==> flow/design.v (excerpt) <==
module conv_neuron_layer_ffanout
  #
  (
   parameter LAYER_SIZE       = 10,
   parameter LAYER_SIZE_ORDER = 4,
   parameter FEATURE_WIDTH    = 8,
   parameter WEIGHT_WIDTH     = 8,
   parameter WEIGHT_MEM_ORDER = 5,
   parameter OUTPUT_WIDTH     = 8,
   parameter OUTPUT_SHIFT     = 0,
   parameter BIAS_SHIFT       = 0,
   parameter ReLU             = "TRUE"
   )
  (
   input logic                         clk,
   input logic [FEATURE_WIDTH-1:0]     feature_stream,
   input logic                         feature_first,
   input logic                         feature_last,
   input logic [WEIGHT_WIDTH-1:0]      weight_stream,
   input logic [LAYER_SIZE_ORDER-1:0]  weight_id,
   input logic                         weight_first,
   input logic                         weight_last,
   output logic [OUTPUT_WIDTH-1:0]     output_stream,
   output logic [LAYER_SIZE_ORDER-1:0] output_id,
   output logic                        output_valid
   );
Size: ~26000 cells after synthesis, roughly 4000 flip-flops, roughly 220000 µm² of cells after synthesis.
make LEC_CHECK=0 ABC_AREA=1 CAP_MARGIN=20 CELL_PAD_IN_SITES_GLOBAL_PLACEMENT=3 CORE_MARGIN=4 CORE_UTILIZATION=53 CTS_CLUSTER_SIZE=19 GPL_ROUTABILITY_DRIVEN=0 GPL_TIMING_DRIVEN=0 HOLD_SLACK_MARGIN=-0.09 MAX_ROUTING_LAYER=met4 MIN_ROUTING_LAYER=met1 PLACE_DENSITY_LB_ADDON=0.05 SETUP_SLACK_MARGIN=-0.31 SLEW_MARGIN=15 finish   # period 3.9 ns
run.sh (not shown) runs the stock make flow with config.mk's settings and CLKGATE_MAP_FILE=.
The starting point ended with an error in global placement without I/O (3_1_place_gp_skip_io) with FLW-0024.
Change:
ABC_AREA = default   (was 1)
CAP_MARGIN = 30   (was 20)
CELL_PAD_IN_SITES_GLOBAL_PLACEMENT = default   (was 3)
CORE_MARGIN = 2   (was 4)
CORE_UTILIZATION = 40   (was 53)
CTS_CLUSTER_SIZE = 90   (was 19)
GPL_TIMING_DRIVEN = default   (was 0)
HOLD_SLACK_MARGIN = default   (was -0.09)
MAX_ROUTING_LAYER = default   (was met4)
MIN_ROUTING_LAYER = default   (was met1)
PLACE_DENSITY_LB_ADDON = default   (was 0.05)
SETUP_SLACK_MARGIN = default   (was -0.31)
SLEW_MARGIN = 20   (was 15)
clock period = 6.0 ns   (was 3.9 ns; I/O delays follow)
Effect: With this change the flow finished clean. Area after synthesis fell by a few percent. Die area rose by about a fifth. Synthesized cell count fell by well over a third.
Change:
CAP_MARGIN = 20   (was 30)
CTS_CLUSTER_SIZE = default   (was 90)
GPL_ROUTABILITY_DRIVEN = default   (was 0)
clock period = 3.11 ns   (was 6.0 ns; I/O delays follow)
What happened: The new run completed, yet does not pass: setup timing. Setup slack loses 2.2 ns. Synthesized cell count does not change. Cell area grows by a few percent. Total power grows by well over a third. Register-to-register slack loses 2.2 ns. Die area is unchanged. Critical path depth grows by 2. Global-route usage grows by 0.82 points. Clock-buffer cell count grows by 24. Via count grows by a few percent. Final cell count grows by a few percent.
Change:
CAP_MARGIN = 15   (was 20)
CORE_UTILIZATION = 72   (was 40)
CTS_CLUSTER_DIAMETER = 393   (was default)
SETUP_SLACK_MARGIN = -0.2   (was default)
clock period = 4.12 ns   (was 3.11 ns; I/O delays follow)
The new run produced a layout that fails on setup timing; cell count falls by about a fifth; maximum frequency stays flat; utilization came out higher by 34 points; count of clock-buffer cells in the layout shrinks by 84; synthesized area is unchanged; combinational power went down by a quarter to a third; clock power drops by a quarter to a third; via count grows by a few percent.

* * *

conv_neuron_layer_ffanout again, from the RTL that the note above started with.
export LEC_CHECK = 0
export CAP_MARGIN = 20
export CORE_MARGIN = 2
export CORE_UTILIZATION = 45
export SLEW_MARGIN = 20
create_clock -name core_clock -period 5.5 [get_ports {clk}]
Rerun with:
- CAP_MARGIN: 20 -> 15
- CORE_UTILIZATION: 45 -> 72
- SETUP_SLACK_MARGIN: default -> -0.2
- clock period: 5.5 -> 4.12 ns (I/O delays scaled with it)
Effect:
- This time the run finished with negative setup slack left
- worst hold slack got worse by 0.029 ns
- routed wire length grows slightly
- count of clock-buffer cells in the layout shrinks by 48
- non-clock buffer count grows by 448
- core utilization grows by 31 points
- clock power grows by a quarter to a third
- synthesized area does not change
- global-route usage grows by 12 points
- power grows by well over a third
- sequential power grows by a quarter to a third
Rerun with:
- CAP_MARGIN: 15 -> 20
- CTS_CLUSTER_DIAMETER: default -> 396
- CTS_CLUSTER_SIZE: default -> 19
- GPL_TIMING_DRIVEN: default -> 1
- MAX_ROUTING_LAYER: default -> met5
- PLACE_DENSITY_LB_ADDON: default -> 0.26
- SETUP_SLACK_MARGIN: -0.2 -> 0.76
- SLEW_MARGIN: 20 -> 35
- clock period: 4.12 -> 3.07 ns (I/O delays scaled with it)
Outcome:
- The new run ran to the end with violations: negative setup slack
- total power goes up by a quarter to a third
- area after synthesis stays the same
- clock skew increases by 0.024 ns

* * *

conv_neuron_layer_ffanout again, from the RTL that the note above started with.
Settings: LEC_CHECK=0, ABC_AREA=1, CAP_MARGIN=20, CORE_MARGIN=4, CORE_UTILIZATION=72, CTS_CLUSTER_SIZE=88, GPL_TIMING_DRIVEN=1, MAX_ROUTING_LAYER=met5, PLACE_DENSITY_LB_ADDON=0.19, SETUP_SLACK_MARGIN=0.95, SLEW_MARGIN=35; clock period 3.9 ns.
The baseline finished but failed the layout checks on negative setup slack.
==> next run, changes <==
--- a/flow/config.mk
+++ b/flow/config.mk
@@ -8,10 +8,10 @@
 export ABC_AREA = 1
 export CAP_MARGIN = 20
+export CELL_PAD_IN_SITES_GLOBAL_PLACEMENT = 1
 export CORE_MARGIN = 4
-export CORE_UTILIZATION = 72
-export CTS_CLUSTER_SIZE = 88
+export CORE_UTILIZATION = 58
+export CTS_CLUSTER_SIZE = 19
 export GPL_TIMING_DRIVEN = 1
 export MAX_ROUTING_LAYER = met5
-export PLACE_DENSITY_LB_ADDON = 0.19
-export SETUP_SLACK_MARGIN = 0.95
+export SETUP_SLACK_MARGIN = -0.31
 export SLEW_MARGIN = 35
==> flow/constraint.sdc (replaced) <==
create_clock -name core_clock -period 4.92 [get_ports {clk}]
set_input_delay 0.9840 -clock core_clock [delete_from_list [all_inputs] [get_ports {clk}]]
set_output_delay 0.9840 -clock core_clock [all_outputs]
set_load 0.01 [all_outputs]
The changed run ran to the end with no violations.
Fmax came out lower by about 10%.
Flip-flop count stays the same.
Cell count goes up by 2.0%.
Non-clock buffer count decreases by 451.
Setup slack gains 0.55 ns.
==> next run, changes <==
==> flow/config.mk (replaced) <==
export PLATFORM = sky130hd
export DESIGN_NAME = conv_neuron_layer_ffanout
export DESIGN_NICKNAME = conv_neuron_layer_ffanout
export VERILOG_FILES = /design/flow/design.v
export SDC_FILE = /design/flow/constraint.sdc
export NUM_CORES = 4
export LEC_CHECK = 0
export CAP_MARGIN = 20
export CORE_MARGIN = 2
export CORE_UTILIZATION = 40
export SLEW_MARGIN = 20
==> flow/constraint.sdc (replaced) <==
create_clock -name core_clock -period 5.5 [get_ports {clk}]
set_input_delay 1.1000 -clock core_clock [delete_from_list [all_inputs] [get_ports {clk}]]
set_output_delay 1.1000 -clock core_clock [all_outputs]
set_load 0.01 [all_outputs]
Sequential share of layout area grows by 1.8 points.
Maximum frequency shrinks by 10%.
Combinational power shrinks by 34%.
Power shrinks by 26%.
Design area shrinks by 3.8%.
Die area grows by 34%.
Clock skew grows by 0.053 ns.
Global-route usage shrinks by 15 points.
Routed wire length shrinks by 28%.
Core utilization shrinks by 19 points.
==> next run, changes <==
--- a/flow/config.mk
+++ b/flow/config.mk
@@ -6,6 +6,14 @@
 export NUM_CORES = 4
 export LEC_CHECK = 0
+export ABC_AREA = 0
 export CAP_MARGIN = 20
+export CELL_PAD_IN_SITES_GLOBAL_PLACEMENT = 3
 export CORE_MARGIN = 2
 export CORE_UTILIZATION = 40
+export CTS_CLUSTER_SIZE = 11
+export GPL_ROUTABILITY_DRIVEN = 1
+export GPL_TIMING_DRIVEN = 0
+export MAX_ROUTING_LAYER = met4
+export MIN_ROUTING_LAYER = met1
+export PLACE_DENSITY_LB_ADDON = 0.25
 export SLEW_MARGIN = 20
==> flow/constraint.sdc (replaced) <==
create_clock -name core_clock -period 6.0 [get_ports {clk}]
set_input_delay 1.2000 -clock core_clock [delete_from_list [all_inputs] [get_ports {clk}]]
set_output_delay 1.2000 -clock core_clock [all_outputs]
set_load 0.01 [all_outputs]
What happened: The changed run finished clean. Worst hold slack degrades by 0.016 ns. Final cell count went up by 3.3%. Routed wire length went up by 28%. First-iteration DRC count went up by 8.5%. Clock skew went down by 0.0074 ns. Sequential share of layout area went down by 0.86 points. Utilization went up by 0.79 points. Fmax went down by 9.7%.
==> next run, changes <==
==> flow/config.mk (replaced) <==
export PLATFORM = sky130hd
export DESIGN_NAME = conv_neuron_layer_ffanout
export DESIGN_NICKNAME = conv_neuron_layer_ffanout
export VERILOG_FILES = /design/flow/design.v
export SDC_FILE = /design/flow/constraint.sdc
export NUM_CORES = 4
export LEC_CHECK = 0
export ABC_AREA = 0
export CAP_MARGIN = 20
export CELL_PAD_IN_SITES_GLOBAL_PLACEMENT = 2
export CORE_MARGIN = 8
export CORE_UTILIZATION = 72
export CTS_CLUSTER_DIAMETER = 184
export GPL_TIMING_DRIVEN = 1
export HOLD_SLACK_MARGIN = 0.16
export SLEW_MARGIN = 20
==> flow/constraint.sdc (replaced) <==
create_clock -name core_clock -period 6.18 [get_ports {clk}]
set_input_delay 1.2360 -clock core_clock [delete_from_list [all_inputs] [get_ports {clk}]]
set_output_delay 1.2360 -clock core_clock [all_outputs]
set_load 0.01 [all_outputs]
What happened:
- The new run ended with an error in global placement without I/O (3_1_place_gp_skip_io)
- die size drops by 42%
- synthesized cell count stays the same
- synthesized area does not change
==> next run, changes <==
==> flow/config.mk (replaced) <==
export PLATFORM = sky130hd
export DESIGN_NAME = conv_neuron_layer_ffanout
export DESIGN_NICKNAME = conv_neuron_layer_ffanout
export VERILOG_FILES = /design/flow/design.v
export SDC_FILE = /design/flow/constraint.sdc
export NUM_CORES = 4
export LEC_CHECK = 0
export CAP_MARGIN = 20
export CORE_MARGIN = 2
export CORE_UTILIZATION = 58
export SETUP_SLACK_MARGIN = -0.32
export SLEW_MARGIN = 20
==> flow/constraint.sdc (replaced) <==
create_clock -name core_clock -period 3.3 [get_ports {clk}]
set_input_delay 0.6600 -clock core_clock [delete_from_list [all_inputs] [get_ports {clk}]]
set_output_delay 0.6600 -clock core_clock [all_outputs]
set_load 0.01 [all_outputs]
=> Now the flow reached the layout checks and failed them: negative setup slack; synthesized area does not change; die size is higher by about 19%; synthesized cell count is unchanged.
No activity file was given, so power comes from the tool's default toggle rates.
